v9:
Design lcd_ctrl, start of the top module:
module lcd_ctrl(clk, reset, datain, cmd, cmd_valid, dataout, output_valid, busy);
Size: about 24 I/O pins, ~14000 um^2 of cells after synthesis.
Settings: LEC_CHECK=0, ABC_AREA=1, CAP_MARGIN=5, CELL_PAD_IN_SITES_DETAIL_PLACEMENT=0, CORE_ASPECT_RATIO=0.89, CORE_MARGIN=2, CORE_UTILIZATION=72, CTS_CLUSTER_SIZE=50, GPL_ROUTABILITY_DRIVEN=0, MAX_ROUTING_LAYER=met4, PLACE_DENSITY_LB_ADDON=0.01, SETUP_SLACK_MARGIN=0.9, SLEW_MARGIN=20; clock period 3.08 ns.
run.sh (not shown) runs the stock make flow with config.mk's settings and CLKGATE_MAP_FILE=.
5_1_grt: v9 exited with error
diff inputs: v9 => v43
Settings: removing MAX_ROUTING_LAYER (formerly met4); removing SETUP_SLACK_MARGIN (formerly 0.9); removing ABC_AREA (formerly 1); removing CTS_CLUSTER_SIZE (formerly 50); removing GPL_ROUTABILITY_DRIVEN (formerly 0); removing CORE_ASPECT_RATIO (formerly 0.89); removing CELL_PAD_IN_SITES_DETAIL_PLACEMENT (formerly 0); changing CAP_MARGIN from 5 to 20; removing PLACE_DENSITY_LB_ADDON (formerly 0.01); changing CORE_UTILIZATION from 72 to 9; changing the clock period (ns, I/O delays scaled along) from 3.08 to 5.23.
==> results <==
Status | v9 and v43 | clean except v9. Per the comparison of v43 with v9, average cell area after synthesis higher; die footprint higher; width of the die went up 160%; fraction of the yosys area taken by sequential cells went up. v9 → v43: synthesized cell count lost about 27%, post-synthesis share of cell area spent on and-or and or-and gates picked up an extra 7.0 points, multiplexer area fraction after synthesis picked up an extra 7.2 points, fraction of synthesized cell area in xor and xnor cells picked up an extra 0.89 points, area figure in the yosys stat output lost 390 um^2. In v43 relative to v9, net count of the mapped netlist had gone down by more than a quarter.
#### Input delta (v32 over v43)
Settings: swapping 9 for 69 in CORE_UTILIZATION; putting ABC_AREA at 1 where nothing was set.
## What came out
Diff v43 -> v32: detailed-route wire length dropped about 4%; HPWL after detailed placement fell about 8%; total cells reported by yosys after synthesis climbed 38%.

lcd_ctrl again, from the RTL that the note above started with.
==> flow/config.mk <==
export PLATFORM = sky130hd
export DESIGN_NAME = lcd_ctrl
export DESIGN_NICKNAME = lcd_ctrl
export VERILOG_FILES = /design/flow/design.v
export SDC_FILE = /design/flow/constraint.sdc
export NUM_CORES = 4
export LEC_CHECK = 0
export ABC_AREA = 1
export CAP_MARGIN = 5
export CELL_PAD_IN_SITES_DETAIL_PLACEMENT = 0
export CORE_MARGIN = 2
export CORE_UTILIZATION = 72
export CTS_CLUSTER_SIZE = 50
export GPL_ROUTABILITY_DRIVEN = 0
export MAX_ROUTING_LAYER = met4
export PLACE_DENSITY_LB_ADDON = 0.01
export SETUP_SLACK_MARGIN = 0.9
export SLEW_MARGIN = 20
export TNS_END_PERCENT = 80
==> flow/constraint.sdc <==
create_clock -name core_clock -period 3.08 [get_ports {clk}]
set_input_delay 0.6160 -clock core_clock [delete_from_list [all_inputs] [get_ports {clk}]]
set_output_delay 0.6160 -clock core_clock [all_outputs]
set_load 0.01 [all_outputs]
The starting point ran to the end with violations: setup timing.
==> next run, changes <==
- ABC_AREA: 1 -> default
- CAP_MARGIN: 5 -> 20
- CELL_PAD_IN_SITES_DETAIL_PLACEMENT: 0 -> default
- CTS_CLUSTER_DIAMETER: default -> 392
- CTS_CLUSTER_SIZE: 50 -> 18
- GPL_ROUTABILITY_DRIVEN: 0 -> default
- MAX_ROUTING_LAYER: met4 -> default
- PLACE_DENSITY_LB_ADDON: 0.01 -> 0.15
- SETUP_SLACK_MARGIN: 0.9 -> -0.21
- SLEW_MARGIN: 20 -> 30
- TNS_END_PERCENT: 80 -> default
- clock period: 3.08 -> 3.59 ns (I/O delays scaled with it)
Result:
- The new run finished with setup timing left
- area after synthesis decreases by a few percent
- routed wire length decreases by about a fifth
- cell area decreases by a little under a tenth
- flip-flop count is unchanged
- maximum frequency hardly moves
- global-route usage decreases by 4.3 points
- synthesized cell count decreases by a quarter to a third
- critical path depth decreases by 11
- clock-buffer cell count decreases by 1
==> next run, changes <==
- CAP_MARGIN: 20 -> 35
- CELL_PAD_IN_SITES_DETAIL_PLACEMENT: default -> 2
- CORE_MARGIN: 2 -> 6
- CORE_UTILIZATION: 72 -> 60
- CTS_CLUSTER_DIAMETER: 392 -> 238
- CTS_CLUSTER_SIZE: 18 -> 16
- GPL_TIMING_DRIVEN: default -> 1
- MAX_ROUTING_LAYER: default -> met4
- MIN_ROUTING_LAYER: default -> met2
- PLACE_DENSITY_LB_ADDON: 0.15 -> default
- SETUP_SLACK_MARGIN: -0.21 -> default
- SLEW_MARGIN: 30 -> 40
- clock period: 3.59 -> 4.5 ns (I/O delays scaled with it)
What happened: Now the flow failed in 3_5_place_dp with DPL-0033; synthesized area does not change; die size goes up by 32%; synthesized cell count stays the same.
==> next run, changes <==
- CAP_MARGIN: 35 -> 20
- CELL_PAD_IN_SITES_DETAIL_PLACEMENT: 2 -> default
- CORE_MARGIN: 6 -> 2
- CORE_UTILIZATION: 60 -> 15
- CTS_CLUSTER_DIAMETER: 238 -> default
- CTS_CLUSTER_SIZE: 16 -> default
- GPL_TIMING_DRIVEN: 1 -> default
- MAX_ROUTING_LAYER: met4 -> default
- MIN_ROUTING_LAYER: met2 -> default
- SLEW_MARGIN: 40 -> 20
- clock period: 4.5 -> 5.81 ns (I/O delays scaled with it)
After rerunning: With this change the flow completed without violations. Synthesized cell count stays the same. Die size climbs to 3.5 times its value. Synthesized area does not change.

build 88:
The RTL this note starts from:
==> flow/design.v <==
module lcd_ctrl(clk, reset, datain, cmd, cmd_valid, dataout, output_valid, busy);
input           clk;
input           reset;
input   [7:0]   datain;
input   [2:0]   cmd;
input           cmd_valid;
output reg [7:0]   dataout;
output reg         output_valid;
output reg         busy;
reg cur_state,next_state;  
reg [5:0] img_counter;     
reg [2:0] row,col;         
reg [2:0] row_t,col_t;         
reg [5:0] out_pos;          
reg [2:0] cmd_reg;         
reg [7:0] data_buff[35:0];  
localparam REFLASH     = 3'd0;
localparam LOAD_DATA   = 3'd1;
localparam SHIFT_RIGHT = 3'd2;
localparam SHIFT_LEFT  = 3'd3;
localparam SHIFT_UP    = 3'd4;
localparam SHIFT_DOWN  = 3'd5;
localparam WAIT_CMD = 1'b0;
localparam PROCESS  = 1'b1;
always @ ( posedge clk or posedge reset ) begin    
    if (reset)  
        cur_state <= WAIT_CMD;
    else
        cur_state <= next_state;
end 
always @ ( * ) begin     
    case ( cur_state )
        WAIT_CMD : begin
            if ( cmd_valid )
                next_state = PROCESS;
            else
                next_state = WAIT_CMD;
        end
        PROCESS : begin
            if ( ( cmd_reg == REFLASH ) && img_counter[5:3] == 3'd2 && img_counter[2:0] == 3'd2 )
                next_state = WAIT_CMD;
            else
                next_state = PROCESS;
        end
    endcase
end
always @ (*) begin   
    row_t = row + img_counter[5:3];
    col_t = col + img_counter[2:0];
    out_pos = row_t * 6'd6 + col_t;
end
always @ ( posedge clk or posedge reset ) begin   
    if (reset) begin
        row <= 3'd2;
        col <= 3'd2;
        dataout <= 8'd0;
        output_valid <= 1'd0;
        busy <= 1'd0;
        cmd_reg <= REFLASH;
        img_counter <= 6'd0;
    end
    else begin
        if ( cur_state == WAIT_CMD ) begin
            if ( cmd_valid ) begin
                cmd_reg <= cmd;
                busy <= 1'd1;
            end
            img_counter <= 6'd0;
            output_valid <= 1'd0;
        end
        else begin
            case ( cmd_reg )
                REFLASH : begin
                    dataout <= data_buff[out_pos];
                    if ( img_counter[2:0] == 3'd2 ) begin
                        img_counter[5:3] <= img_counter[5:3] + 1'd1;
                        img_counter[2:0] <= 3'd0;
                    end
                    else begin
                        img_counter <= img_counter + 6'd1;
                    end
                    if ( img_counter[5:3] == 3'd2 && img_counter[2:0] == 3'd2 ) begin
                        busy <= 1'd0;
                    end
                    output_valid <= 1'd1;
                end
                LOAD_DATA : begin
                    if (img_counter == 6'd35) begin
                        img_counter <= 6'd0;
                        cmd_reg <= REFLASH;
                    end
                    else
                        img_counter <= img_counter + 6'd1;
                    data_buff[img_counter] <= datain;
                    row <= 3'd2;
                    col <= 3'd2;
                end
                SHIFT_RIGHT : begin
                    if ( col != 3'd3 )
                        col <= col + 3'd1;
                    cmd_reg <= REFLASH;
                end
                SHIFT_LEFT : begin
                    if ( col != 3'd0 )
                        col <= col - 3'd1;
                    cmd_reg <= REFLASH;
                end
                SHIFT_UP : begin
                    if ( row != 3'd0 )
                        row <= row - 3'd1;
                    cmd_reg <= REFLASH;
                end
                default : begin  
                    if ( row != 3'd3 )
                        row <= row + 3'd1;
                    cmd_reg <= REFLASH;
                end
            endcase
        end
    end
end
endmodule
clock: 4.5 ns
lec_check: 0
abc_area: 0
cap_margin: 30
cell_pad_in_sites_detail_placement: 2
core_margin: 2
core_utilization: 53
cts_cluster_diameter: 81
cts_cluster_size: 50
gpl_routability_driven: 1
hold_slack_margin: 0.2
max_routing_layer: met4
min_routing_layer: met2
place_density_lb_addon: 0.07
slew_margin: 40
tns_end_percent: 10
What ended build 88 was a tool error in global routing; the run never finished.
## Diff of input files: build 79 against build 88
- a deleted CELL_PAD_IN_SITES_DETAIL_PLACEMENT that had been 2
- a deleted ABC_AREA that had been 0
- a change of CTS_CLUSTER_SIZE from 50 to 52
- a deleted GPL_ROUTABILITY_DRIVEN that had been 1
- a change of CAP_MARGIN from 30 to 20
- a change of CTS_CLUSTER_DIAMETER from 81 to 28
- a deleted HOLD_SLACK_MARGIN that had been 0.2
- an added SETUP_SLACK_MARGIN of 1.09
- a change of SLEW_MARGIN from 40 to 20
- an added PLACE_DENSITY of 0.78
- a deleted TNS_END_PERCENT that had been 10
- a deleted PLACE_DENSITY_LB_ADDON that had been 0.07
- a change of CORE_UTILIZATION from 53 to 72
- a deleted MIN_ROUTING_LAYER that had been met2
- a deleted MAX_ROUTING_LAYER that had been met4
- a change of the clock period (ns, I/O delays scaled along) from 4.5 to 3.67
## What came out
- Build 79 terminated abnormally: global routing reported GRT-0232.
- Build 79 vs build 88 on cell area reported after detailed placement: build 79 is the higher one.
- From build 88 to build 79 the numbers moved as follows: number of gates resized after cts rose 15; deepest level of the CTS H-tree climbed 1.
Setup changes, build 79 to build 40
- swapping 28 for 392 in CTS_CLUSTER_DIAMETER
- swapping 20 for 0 in CAP_MARGIN
- swapping 20 for 30 in SLEW_MARGIN
- swapping 52 for 18 in CTS_CLUSTER_SIZE
- swapping 1.09 for -0.35 in SETUP_SLACK_MARGIN
- putting PLACE_DENSITY_LB_ADDON at 0.15 where nothing was set
- putting CORE_ASPECT_RATIO at 0.93 where nothing was set
- clearing PLACE_DENSITY, which used to be 0.78
- swapping 3.67 for 3.55 in the clock period (ns, I/O delays scaled along)
--- outcome ---
- Build 40 and build 79 ended up with roughly the same number of input and output port buffers inserted.
- Standard cell core area for build 40: about 0.46% down relative to build 79
- Build 40 against build 79; number of gates given a new drive strength after cts is down by more than a quarter.
- On post-DP HPWL, build 79 loses to build 40.
- The flow for build 40 finished, though final verification flagged setup timing.
- Build 40 vs build 79: vertical die dimension down by a few percent
- Diff build 40 and build 79: routability congestion estimate from global placement lower in build 79
- Compared with build 79, in build 40 number of buffers added by the clock tree synthesis step fell by about 60%; H-tree depth reported by CTS fell by 1; total placed cells including tap cells rose by 40.
- Status: die size parity (build 79, build 40)
